Design ConvEngine, start of the top module:
module ConvEngine (
    input         clk,
    input         rst,
    input  [31:0] DMAport,        
    input         acc_enable,     
    input         acc_clear,      
    output [31:0] result          
);
Size: about 4,100 cells after synthesis, ~68 I/O pins, about 37,000 µm² of cells after synthesis.
Settings: LEC_CHECK=0, ABC_AREA=1, CAP_MARGIN=20, CORE_MARGIN=2, CORE_UTILIZATION=72, CTS_CLUSTER_DIAMETER=365, CTS_CLUSTER_SIZE=10, SLEW_MARGIN=20, TNS_END_PERCENT=10; clock period 5.51 ns.
run.sh (not shown) runs the stock make flow with config.mk's settings and CLKGATE_MAP_FILE=.
The starting point completed and failed the layout checks on setup timing.
Then changed:
- ABC_AREA: 1 -> default
- CORE_UTILIZATION: 72 -> 40
- CTS_CLUSTER_DIAMETER: 365 -> default
- CTS_CLUSTER_SIZE: 10 -> default
- TNS_END_PERCENT: 10 -> default
- clock period: 5.51 -> 16.0 ns (I/O delays scaled with it)
With this change the flow went through all stages and came out clean.
Area after synthesis came out lower by about 2.5%.
Die area is higher by about 70%.
Cell area drops by 9.5%.
Routed wire length fell by 18%.
Global-route usage fell by 22 points.
Then changed:
- clock period: 16.0 -> 9.49 ns (I/O delays scaled with it)
What happened: The changed run completed with no timing, DRC or antenna violations. Flip-flop count stays the same. Cell count goes up by 0.87%. Clock-buffer cell count climbs by 1. Cell area increases by 0.96%. Non-clock buffer count grows by 41. Maximum frequency goes up by 7.8%.
Then changed:
- ABC_AREA: default -> 1
- CORE_UTILIZATION: 40 -> 72
- CTS_CLUSTER_DIAMETER: default -> 233
- CTS_CLUSTER_SIZE: default -> 100
- clock period: 9.49 -> 10.9 ns (I/O delays scaled with it)
Outcome:
- The changed run went through all stages and came out clean
- sequential share of layout area climbs by 0.14 points
- via count climbs by 15%
- setup slack improved by 1.6 ns
- fmax climbs by 1.9%
- critical path depth climbs by 2
- synthesized cell count climbs by 23%
- global-route usage climbs by 16 points
- cell count climbs by 2.9%
- cell area drops by 1.3%
- non-clock buffer count drops by 40

## red
ConvEngine again, from the RTL that the note above started with.
clock: 4.71 ns
lec_check: 0
abc_area: 1
cap_margin: 20
core_margin: 2
core_utilization: 72
cts_cluster_diameter: 371
cts_cluster_size: 100
place_density: 0.38
setup_slack_margin: 1.39
slew_margin: 20
tns_end_percent: 10
Although it ran to completion, red produced a layout that fails the final checks because of negative setup slack.
Input-level comparison between blue and red:
- a deleted PLACE_DENSITY that had been 0.38
- a change of CORE_UTILIZATION from 72 to 62
- a deleted CTS_CLUSTER_DIAMETER that had been 371
- a deleted SETUP_SLACK_MARGIN that had been 1.39
- a deleted CTS_CLUSTER_SIZE that had been 100
- a deleted TNS_END_PERCENT that had been 10
- a change of the clock period (ns, I/O delays scaled along) from 4.71 to 10.9
### Flow results
The flow did not stop early for blue: all stages ran, and the layout cleared the timing, design-rule and antenna checks.
When the final numbers for red and blue were put side by side, the number of filler instances in the final layout turned out to be greater in blue.
Placed cell area came out lower on blue than on red.
For the synthesis-to-finish area growth, blue came in 12 points lower than red did.
Wire: blue routes less than red
From red to blue, number of logic gates did not move at all.
A highest metal layer with signal wires of met4 is what red shows, while met5 belongs to blue.
Post-route minimum period for blue is higher than for red.
Going from red to blue, the die height was found to have gone up by 7.6%.
The following lists how green was set up differently from blue:
- a change of CORE_UTILIZATION from 62 to 32
- a deleted ABC_AREA that had been 1
- a change of the clock period (ns, I/O delays scaled along) from 10.9 to 9.49
Comparing clock tree skew after final layout for blue and green, the smaller number came from blue.
Across both runs, setup slack was lower for green than for blue.
green has completed all stages; timing, DRC and antenna checks passed.
Run comparison: blue capturing element of the worst setup path accumulator[21]; green capturing element of the worst setup path accumulator[31]
Going from blue to green, final critical path time including I/O delays and setup went up, buffer count excluding the clock tree in the final layout went up, actual slew at the worst max-slew pin went up.
For orange, these inputs were changed with respect to green:
- CTS_CLUSTER_SIZE newly set to 96
- CORE_UTILIZATION changed from 32 to 72
- TNS_END_PERCENT newly set to 10
- the clock period (ns, I/O delays scaled along) changed from 9.49 to 6.68
Notes after the runs:
Status orange: flow complete, layout not clean - negative setup slack. orange: time the final worst path needs with I/O delays and setup 0.40 ns below green. Looking only at core utilization, and setting everything else aside, the lower value of orange and green goes to green. | cell count along the critical path | orange vs green | 2 higher |. Compared with green, post-detailed-routing wire length in orange increased by more than 10%. Compared with green, orange shows vertical die dimension lower by 33%. Die size for orange is lower than for green.

quartz:
The RTL this note starts from:
==> flow/design.v <==
module MUX(input [31:0] DMAport, output reg [24:0] out0, out1, out2, out3, out4, out5);
	always @ (*) begin
		out0 = 25'b0;
		out1 = 25'b0;
		out2 = 25'b0;
		out3 = 25'b0;
		out4 = 25'b0;
		out5 = 25'b0;
		case(DMAport[2:0])
			3'b000: out0 = DMAport[31:7];
			3'b001: out1 = DMAport[31:7];
			3'b010: out2 = DMAport[31:7];
			3'b011: out3 = DMAport[31:7];
			3'b100: out4 = DMAport[31:7];
			3'b101: out5 = DMAport[31:7];
			default:;
		endcase
	end
endmodule
module Register(input clk, input rst, input enable, input [23:0] datain, output reg [23:0] dataout);
	always @ (posedge clk or posedge rst) begin
		if (rst)
			dataout <= 24'b0;
		else if(enable)
			dataout <= datain;
	end
endmodule
module Wallace_BaughWooley (
    input  signed [7:0] a,
    input  signed [7:0] b,
    output signed [15:0] prod
);
    assign prod = a * b;
endmodule
module ConvEngine (
    input         clk,
    input         rst,
    input  [31:0] DMAport,        
    input         acc_enable,     
    input         acc_clear,      
    output [31:0] result          
);
    wire [24:0] mux_out0, mux_out1, mux_out2, mux_out3, mux_out4, mux_out5;
    MUX demux (
        .DMAport(DMAport),
        .out0(mux_out0),
        .out1(mux_out1),
        .out2(mux_out2),
        .out3(mux_out3),
        .out4(mux_out4),
        .out5(mux_out5)
    );
    wire [23:0] reg_data [5:0];
    Register reg0 (
        .clk(clk),
        .rst(rst),
        .enable(mux_out0[0]),
        .datain(mux_out0[24:1]),
        .dataout(reg_data[0])
    );
    Register reg1 (
        .clk(clk),
        .rst(rst),
        .enable(mux_out1[0]),
        .datain(mux_out1[24:1]),
        .dataout(reg_data[1])
    );
    Register reg2 (
        .clk(clk),
        .rst(rst),
        .enable(mux_out2[0]),
        .datain(mux_out2[24:1]),
        .dataout(reg_data[2])
    );
    Register reg3 (
        .clk(clk),
        .rst(rst),
        .enable(mux_out3[0]),
        .datain(mux_out3[24:1]),
        .dataout(reg_data[3])
    );
    Register reg4 (
        .clk(clk),
        .rst(rst),
        .enable(mux_out4[0]),
        .datain(mux_out4[24:1]),
        .dataout(reg_data[4])
    );
    Register reg5 (
        .clk(clk),
        .rst(rst),
        .enable(mux_out5[0]),
        .datain(mux_out5[24:1]),
        .dataout(reg_data[5])
    );
    wire signed [7:0] pixel [8:0];
    wire signed [7:0] kernel [8:0];
    assign pixel[0] = reg_data[0][23:16];
    assign pixel[1] = reg_data[0][15:8];
    assign pixel[2] = reg_data[0][7:0];
    assign pixel[3] = reg_data[1][23:16];
    assign pixel[4] = reg_data[1][15:8];
    assign pixel[5] = reg_data[1][7:0];
    assign pixel[6] = reg_data[2][23:16];
    assign pixel[7] = reg_data[2][15:8];
    assign pixel[8] = reg_data[2][7:0];
    assign kernel[0] = reg_data[3][23:16];
    assign kernel[1] = reg_data[3][15:8];
    assign kernel[2] = reg_data[3][7:0];
    assign kernel[3] = reg_data[4][23:16];
    assign kernel[4] = reg_data[4][15:8];
    assign kernel[5] = reg_data[4][7:0];
    assign kernel[6] = reg_data[5][23:16];
    assign kernel[7] = reg_data[5][15:8];
    assign kernel[8] = reg_data[5][7:0];
    wire signed [15:0] prod [8:0];
    Wallace_BaughWooley mult0 (.a(pixel[0]), .b(kernel[0]), .prod(prod[0]));
    Wallace_BaughWooley mult1 (.a(pixel[1]), .b(kernel[1]), .prod(prod[1]));
    Wallace_BaughWooley mult2 (.a(pixel[2]), .b(kernel[2]), .prod(prod[2]));
    Wallace_BaughWooley mult3 (.a(pixel[3]), .b(kernel[3]), .prod(prod[3]));
    Wallace_BaughWooley mult4 (.a(pixel[4]), .b(kernel[4]), .prod(prod[4]));
    Wallace_BaughWooley mult5 (.a(pixel[5]), .b(kernel[5]), .prod(prod[5]));
    Wallace_BaughWooley mult6 (.a(pixel[6]), .b(kernel[6]), .prod(prod[6]));
    Wallace_BaughWooley mult7 (.a(pixel[7]), .b(kernel[7]), .prod(prod[7]));
    Wallace_BaughWooley mult8 (.a(pixel[8]), .b(kernel[8]), .prod(prod[8]));
    wire signed [31:0] prod_ext [8:0];
    assign prod_ext[0] = {{16{prod[0][15]}}, prod[0]};
    assign prod_ext[1] = {{16{prod[1][15]}}, prod[1]};
    assign prod_ext[2] = {{16{prod[2][15]}}, prod[2]};
    assign prod_ext[3] = {{16{prod[3][15]}}, prod[3]};
    assign prod_ext[4] = {{16{prod[4][15]}}, prod[4]};
    assign prod_ext[5] = {{16{prod[5][15]}}, prod[5]};
    assign prod_ext[6] = {{16{prod[6][15]}}, prod[6]};
    assign prod_ext[7] = {{16{prod[7][15]}}, prod[7]};
    assign prod_ext[8] = {{16{prod[8][15]}}, prod[8]};
    wire signed [31:0] sum_products;
    assign sum_products = prod_ext[0] + prod_ext[1] + prod_ext[2] +
                          prod_ext[3] + prod_ext[4] + prod_ext[5] +
                          prod_ext[6] + prod_ext[7] + prod_ext[8];
    reg signed [31:0] accumulator;
    always @(posedge clk or posedge rst) begin
        if (rst) begin
            accumulator <= 32'b0;
        end else if (acc_clear) begin
            accumulator <= 32'b0;
        end else if (acc_enable) begin
            accumulator <= accumulator + sum_products;
        end
    end
    assign result = accumulator;
endmodule
clock: 8.98 ns
lec_check: 0
cap_margin: 0
core_aspect_ratio: 0.91
core_margin: 2
core_utilization: 72
cts_cluster_diameter: 131
cts_cluster_size: 76
place_density_lb_addon: 0.0
setup_slack_margin: 1.2
slew_margin: 20
diff inputs: quartz => raven
# quartz
export LEC_CHECK = 0
export CAP_MARGIN = 0
export CORE_ASPECT_RATIO = 0.91
export CORE_MARGIN = 2
export CORE_UTILIZATION = 72
export CTS_CLUSTER_DIAMETER = 131
export CTS_CLUSTER_SIZE = 76
export PLACE_DENSITY_LB_ADDON = 0.0
export SETUP_SLACK_MARGIN = 1.2
export SLEW_MARGIN = 20
create_clock -name core_clock -period 8.98 [get_ports {clk}]
# raven
export LEC_CHECK = 0
export CAP_MARGIN = 20
export CORE_MARGIN = 2
export CORE_UTILIZATION = 24
export SLEW_MARGIN = 20
create_clock -name core_clock -period 10.9 [get_ports {clk}]
- Against quartz, raven comes in 7.3% higher on wire length the detailed router placed on met1.
- Summary of raven over quartz: depth of the worst hold-timing path comparable; multi-input combinational area share now smaller.
- Going from quartz to raven, core outline area grew by more than 100%.
- raven against quartz: time the worst path needs with I/O delays and setup climbed 0.98 ns, required time of the worst setup path climbed 1.97 ns.
- On raven: routability congestion estimate is 5.2% lower than what quartz gave.
- Worst hold slack of raven is on par with quartz.
- raven gives less total area of sequential cells than quartz did.
#### Input delta (maple over raven)
# raven
export LEC_CHECK = 0
export CAP_MARGIN = 20
export CORE_MARGIN = 2
export CORE_UTILIZATION = 24
export SLEW_MARGIN = 20
create_clock -name core_clock -period 10.9 [get_ports {clk}]
# maple
export LEC_CHECK = 0
export CAP_MARGIN = 20
export CORE_MARGIN = 2
export CORE_UTILIZATION = 44
export SLEW_MARGIN = 20
create_clock -name core_clock -period 5.15 [get_ports {clk}]
==> comparison <==
[compare] base=raven new=maple: layout clock buffer count has increased, setup TNS decreased by 77.94 ns relative to the old numbers, worst setup slack shrank by 4.64 ns, die area has decreased. maple ran in full, but the layout does not pass; the checks complain about negative setup slack. maple has buffering stage count on the worst path with inverters included above what raven had.
Inputs modified between maple and yarrow:
# maple
export LEC_CHECK = 0
export CAP_MARGIN = 20
export CORE_MARGIN = 2
export CORE_UTILIZATION = 44
export SLEW_MARGIN = 20
create_clock -name core_clock -period 5.15 [get_ports {clk}]
# yarrow
export LEC_CHECK = 0
export CAP_MARGIN = 20
export CORE_MARGIN = 2
export CORE_UTILIZATION = 72
export CTS_CLUSTER_SIZE = 38
export MAX_ROUTING_LAYER = met4
export SLEW_MARGIN = 20
create_clock -name core_clock -period 6.42 [get_ports {clk}]
### Flow results
yarrow ended up with a higher sequential share of cell area than maple did. In the flow results for maple and yarrow, the signal arrival time at the worst endpoint is smaller on maple. yarrow vs maple: post-route minimum period up. Although it ran to completion, yarrow produced a layout that fails the final checks because of negative setup slack. [yarrow] largest driver fanout on the critical path rose 3 relative to maple. Diff maple and yarrow: logic depth of the worst setup path including buffers lower in yarrow. In terms of area taken by multi-input logic gates, yarrow and maple differ only marginally. Compared maple against yarrow; clock-pin slew on the worst setup and hold paths within noise. Route | yarrow vs maple | wire longer in yarrow.
Relative to yarrow, the following input files were edited for pepper:
# yarrow
export LEC_CHECK = 0
export CAP_MARGIN = 20
export CORE_MARGIN = 2
export CORE_UTILIZATION = 72
export CTS_CLUSTER_SIZE = 38
export MAX_ROUTING_LAYER = met4
export SLEW_MARGIN = 20
create_clock -name core_clock -period 6.42 [get_ports {clk}]
# pepper
export LEC_CHECK = 0
export CAP_MARGIN = 20
export CORE_MARGIN = 2
export CORE_UTILIZATION = 60
export CTS_CLUSTER_SIZE = 100
export SLEW_MARGIN = 20
create_clock -name core_clock -period 5.15 [get_ports {clk}]
- Although it ran to completion, pepper produced a layout that fails the final checks because of negative setup slack.
- pepper vs. yarrow: wire length of the first global-routing pass decreased 2.6%, wire length decreased about 5%, number of gates given a new drive strength after cts went up by 61%, maximum achievable frequency went up by about 0.8%.
- The routed wire length on met3 of pepper falls short of that of yarrow by 30%.
- Diff yarrow -> pepper | weighted congestion at the end of routability-driven global placement | down by a few percent
- Taking yarrow over pepper, the number of global-route vias before repair ratio works out to 1.06.
- Against yarrow, pepper reports a final period utilization that is higher.
